Design sort_top, start of the top module:
module sort_top (
  input             clk,
  input      [31:0] a, b, c, d, e, f,
  output reg [31:0] m, n, o, p, q, r
);
Size: about 7800 cells after synthesis, ~380 flip-flops, about 390 I/O pins, ~48000 um^2 of cells after synthesis.
Settings: LEC_CHECK=0, ABC_AREA=1, CAP_MARGIN=20, CELL_PAD_IN_SITES_DETAIL_PLACEMENT=2, CORE_ASPECT_RATIO=0.59, CORE_MARGIN=3, CORE_UTILIZATION=31, CTS_CLUSTER_SIZE=46, GPL_ROUTABILITY_DRIVEN=0, GPL_TIMING_DRIVEN=0, MAX_ROUTING_LAYER=met5, PLACE_DENSITY=0.54, SETUP_SLACK_MARGIN=5.0, SLEW_MARGIN=20; clock period 29.1 ns.
run.sh (not shown) runs the stock make flow with config.mk's settings and CLKGATE_MAP_FILE=.
The first run ended with an error in detailed placement (3_5_place_dp).
Edit:
- ABC_AREA: 1 -> not set
- CELL_PAD_IN_SITES_DETAIL_PLACEMENT: 2 -> not set
- CORE_ASPECT_RATIO: 0.59 -> not set
- CORE_MARGIN: 3 -> 2
- CORE_UTILIZATION: 31 -> 40
- CTS_CLUSTER_SIZE: 46 -> not set
- GPL_ROUTABILITY_DRIVEN: 0 -> not set
- GPL_TIMING_DRIVEN: 0 -> not set
- MAX_ROUTING_LAYER: met5 -> not set
- PLACE_DENSITY: 0.54 -> not set
- SETUP_SLACK_MARGIN: 5.0 -> not set
- clock period: 29.1 -> 42.8 ns (I/O delays scaled with it)
=> The changed run completed with no timing, DRC or antenna violations. Die size shrinks by about a fifth. Synthesized cell count shrinks by a few percent. Synthesized area grows by a few percent.
Edit:
- CORE_UTILIZATION: 40 -> 58
- CTS_CLUSTER_DIAMETER: not set -> 39
- CTS_CLUSTER_SIZE: not set -> 100
- TNS_END_PERCENT: not set -> 5
- clock period: 42.8 -> 44.0 ns (I/O delays scaled with it)
Now the flow ended with an error in global routing (5_1_grt).
Die area went down by a quarter to a third.
Synthesized area does not change.
Synthesized cell count does not change.
Edit:
- CORE_UTILIZATION: 58 -> 17
- CTS_CLUSTER_DIAMETER: 39 -> not set
- CTS_CLUSTER_SIZE: 100 -> not set
- TNS_END_PERCENT: 5 -> not set
- clock period: 44.0 -> 54.2 ns (I/O delays scaled with it)
What happened: The changed run produced a clean layout. Synthesized area is unchanged. Die area came out higher to 3.4 times its value. Synthesized cell count stays the same.


## job 101
Starting RTL as in the previous note.
clock: 33.0 ns
lec_check: 0
abc_area: 1
cap_margin: 20
core_margin: 2
core_utilization: 69
cts_cluster_diameter: 231
cts_cluster_size: 100
place_density: 0.43
slew_margin: 20
Job 101 | ERROR | 5_1_grt
[inputs] job 102 vs job 101
Settings: a change of CORE_UTILIZATION from 69 to 40; a deleted PLACE_DENSITY that had been 0.43; a deleted CTS_CLUSTER_SIZE that had been 100; a deleted ABC_AREA that had been 1; a deleted CTS_CLUSTER_DIAMETER that had been 231; a change of the clock period (ns, I/O delays scaled along) from 33.0 to 44.0.
==> results <==
- Chip area in the Yosys report (job 102 vs. job 101) increases by a few percent
- Job 102 did not stop at any stage, and its layout met the timing, DRC and antenna checks.
- From job 101 to job 102 the numbers moved as follows: number of cells produced by synthesis decreased by 547 relative to the old numbers, total standard cell area after synthesis increased by 5.7% relative to the old numbers.
- From job 101 to job 102 the numbers moved as follows: mux share of post-synthesis cell area now sits higher; adder-cell share of the synthesized area now sits lower; horizontal extent of the die now sits higher.
Here is what was changed in the inputs of job 103 compared with job 102.
Settings: swapping 40 for 58 in CORE_UTILIZATION; swapping 44.0 for 18.7 in the clock period (ns, I/O delays scaled along).
==> results <==
- What ended job 103 was a tool error in 4_1_cts; the run never finished.
- Job 103 against job 102: area of the placeable core has decreased, placed instance area has increased, count of instantiated cells in the yosys netlist has remained practically unchanged, synthesized cell count has remained practically unchanged, die width has decreased.
- Delta (job 103 minus job 102): HPWL after detailed placement has increased, vertical die dimension has decreased.
- Between job 103 and job 102, it is job 103 whose number of placed cells counting well taps is higher, by about 9%.
- Higher setup slack after placement was reported by job 102, not job 103.
- Floorplan die area: job 103 vs job 102 down 31%
Relative to job 103, the following input files were edited for job 104:
Settings: CORE_MARGIN changed from 2 to 6; CORE_UTILIZATION changed from 58 to 40; CELL_PAD_IN_SITES_DETAIL_PLACEMENT newly set to 2; ABC_AREA newly set to 1; the clock period (ns, I/O delays scaled along) changed from 18.7 to 44.0.
==> comparison <==
Job 104 did not finish; a tool error ended it in 3_5_place_dp. The total number of placement rows of job 104 is higher than that of job 103. [compare] base=job 103 new=job 104: cell count in the Yosys report went up, floorplan core area increased by 37% relative to the old numbers, last weighted congestion value of the routability-driven placer has decreased, instance count of the mapped netlist increased about 7.5%, summed instance area of the synthesized netlist has decreased. Diff job 103 and job 104: number of distinct standard cells referenced by the synthesized netlist higher in job 103. Summary: with job 103 as the reference, number of nets at floorplan in job 104 moved up by a few percent. | horizontal die size | higher: job 104 |. Compared with job 103, job 104 shows post-synthesis area per instance that has gone down by more than 10%.


The RTL this note starts from:
==> flow/design.v <==
module sort_top (
  input             clk,
  input      [31:0] a, b, c, d, e, f,
  output reg [31:0] m, n, o, p, q, r
);
  reg  [31:0] a_q, b_q, c_q, d_q, e_q, f_q;
  wire [31:0] m_w, n_w, o_w, p_w, q_w, r_w;
  always @(posedge clk) begin
    a_q <= a; b_q <= b; c_q <= c; d_q <= d; e_q <= e; f_q <= f;
    m <= m_w; n <= n_w; o <= o_w; p <= p_w; q <= q_w; r <= r_w;
  end
  sort u_sort (
    .a(a_q), .b(b_q), .c(c_q), .d(d_q), .e(e_q), .f(f_q),
    .m(m_w), .n(n_w), .o(o_w), .p(p_w), .q(q_w), .r(r_w)
  );
endmodule

module sort(
  input [31:0]a,b,c,d,e,f,
  output reg [31:0]m,n,o,p,q,r);
  reg [31:0]mem[5:0];
  reg [31:0]t;
  always@(*)
    begin
      mem[0]=a;
      mem[1]=b;
      mem[2]=c;
      mem[3]=d;
      mem[4]=e;
      mem[5]=f;
      for(int i=0;i<6;i++)
        begin
          for(int j=0;j<5;j++)
            begin
              if(mem[j]<mem[j+1])
                begin
                  t = mem[j];
                  mem[j]=mem[j+1];
                  mem[j+1]=t;
                end
            end
        end
      m=mem[0];
      n=mem[1];
      o=mem[2];
      p=mem[3];
      q=mem[4];
      r=mem[5];
    end
endmodule
Settings: LEC_CHECK=0, ABC_AREA=1, CAP_MARGIN=20, CORE_MARGIN=2, CORE_UTILIZATION=58, CTS_CLUSTER_DIAMETER=381, MAX_ROUTING_LAYER=met4, SETUP_SLACK_MARGIN=-1.91, SLEW_MARGIN=20, TNS_END_PERCENT=5; clock period 24.0 ns.
The baseline stopped in 5_1_grt with GRT-0116.
Edit:
Settings changed: CORE_UTILIZATION 58 to 40, CTS_CLUSTER_DIAMETER 381 to default, MIN_ROUTING_LAYER from default to met2, PLACE_DENSITY_LB_ADDON from default to 0.18, SETUP_SLACK_MARGIN -1.91 to default, TNS_END_PERCENT 5 to default.
Clock period 24.0 ns to 44.0 ns, I/O delays scaled along.
Effect:
- The changed run aborted during 5_1_grt, error GRT-0116
- area after synthesis is unchanged
- die area is higher by well over a third
- synthesized cell count stays the same


RTL: the design.v shown in full above, as it stands there.
clock: 38.2 ns
lec_check: 0
cap_margin: 20
core_margin: 2
core_utilization: 57
setup_slack_margin: 5.0
slew_margin: 20
The first run aborted during global routing (5_1_grt).
Edit:
SETUP_SLACK_MARGIN = unset   (was 5.0)
clock period = 23.8 ns   (was 38.2 ns; I/O delays follow)
Effect:
- The new run stopped in clock tree synthesis (4_1_cts) on DPL-0033
- die size is unchanged
- area after synthesis does not change
- synthesized cell count is unchanged
Edit:
HOLD_SLACK_MARGIN = -0.1   (was unset)
MAX_ROUTING_LAYER = met4   (was unset)
SETUP_SLACK_MARGIN = -0.25   (was unset)
TNS_END_PERCENT = 100   (was unset)
clock period = 39.4 ns   (was 23.8 ns; I/O delays follow)
What happened: The changed run failed in global routing (5_1_grt) (GRT-0116); die area is unchanged; synthesized cell count is unchanged; area after synthesis does not change.
Edit:
CORE_UTILIZATION = 66   (was 57)
HOLD_SLACK_MARGIN = unset   (was -0.1)
MAX_ROUTING_LAYER = unset   (was met4)
SETUP_SLACK_MARGIN = unset   (was -0.25)
TNS_END_PERCENT = unset   (was 100)
clock period = 14.7 ns   (was 39.4 ns; I/O delays follow)
Result: Now the flow died in detailed placement (3_5_place_dp) on DPL-0038; synthesized cell count does not change; die area fell by 13%; area after synthesis is unchanged.
Edit:
CORE_UTILIZATION = 57   (was 66)
SETUP_SLACK_MARGIN = -2.0   (was unset)
clock period = 38.2 ns   (was 14.7 ns; I/O delays follow)
With this change the flow failed in global routing (5_1_grt).
Synthesized area does not change.
Die size rose by 16%.
Synthesized cell count does not change.
Edit:
clock period = 38.3 ns   (was 38.2 ns; I/O delays follow)
After rerunning: The changed run aborted during global routing (5_1_grt); die area does not change; synthesized area is unchanged; synthesized cell count is unchanged.


Setup of ember:
RTL: the design.v shown in full above, as it stands there.
export LEC_CHECK = 0
export ABC_AREA = 0
export CAP_MARGIN = 20
export CELL_PAD_IN_SITES_DETAIL_PLACEMENT = 2
export CORE_ASPECT_RATIO = 0.91
export CORE_MARGIN = 6
export CORE_UTILIZATION = 70
export CTS_CLUSTER_DIAMETER = 156
export GPL_TIMING_DRIVEN = 1
export MIN_ROUTING_LAYER = met1
export PLACE_DENSITY_LB_ADDON = 0.03
export SETUP_SLACK_MARGIN = 5.0
export SLEW_MARGIN = 20
create_clock -name core_clock -period 44.0 [get_ports {clk}]
ember is listed as incomplete: the tool reported an error in detailed placement and the run ended there.
What violet does differently from ember at the input level:
- changing MIN_ROUTING_LAYER from met1 to met2
- changing CORE_UTILIZATION from 70 to 40
- changing GPL_TIMING_DRIVEN from 1 to 0
- removing SETUP_SLACK_MARGIN (formerly 5.0)
==> results <==
As for a clean layout from violet and ember, there is none. Summary of violet over ember: share of cell area taken by muxes after synthesis has remained practically unchanged, number of placement rows shows an increase of 31, synthesized cell count comparable, die outline height shows an increase of 83 µm, post-synthesis compound-gate area fraction did not really move. Summary: with ember as the reference, final estimated routing congestion in global placement in violet moved down by a few percent. Die area | violet > ember. As far as post-synthesis chip area from yosys goes, violet and ember are indistinguishable; the numbers are identical.
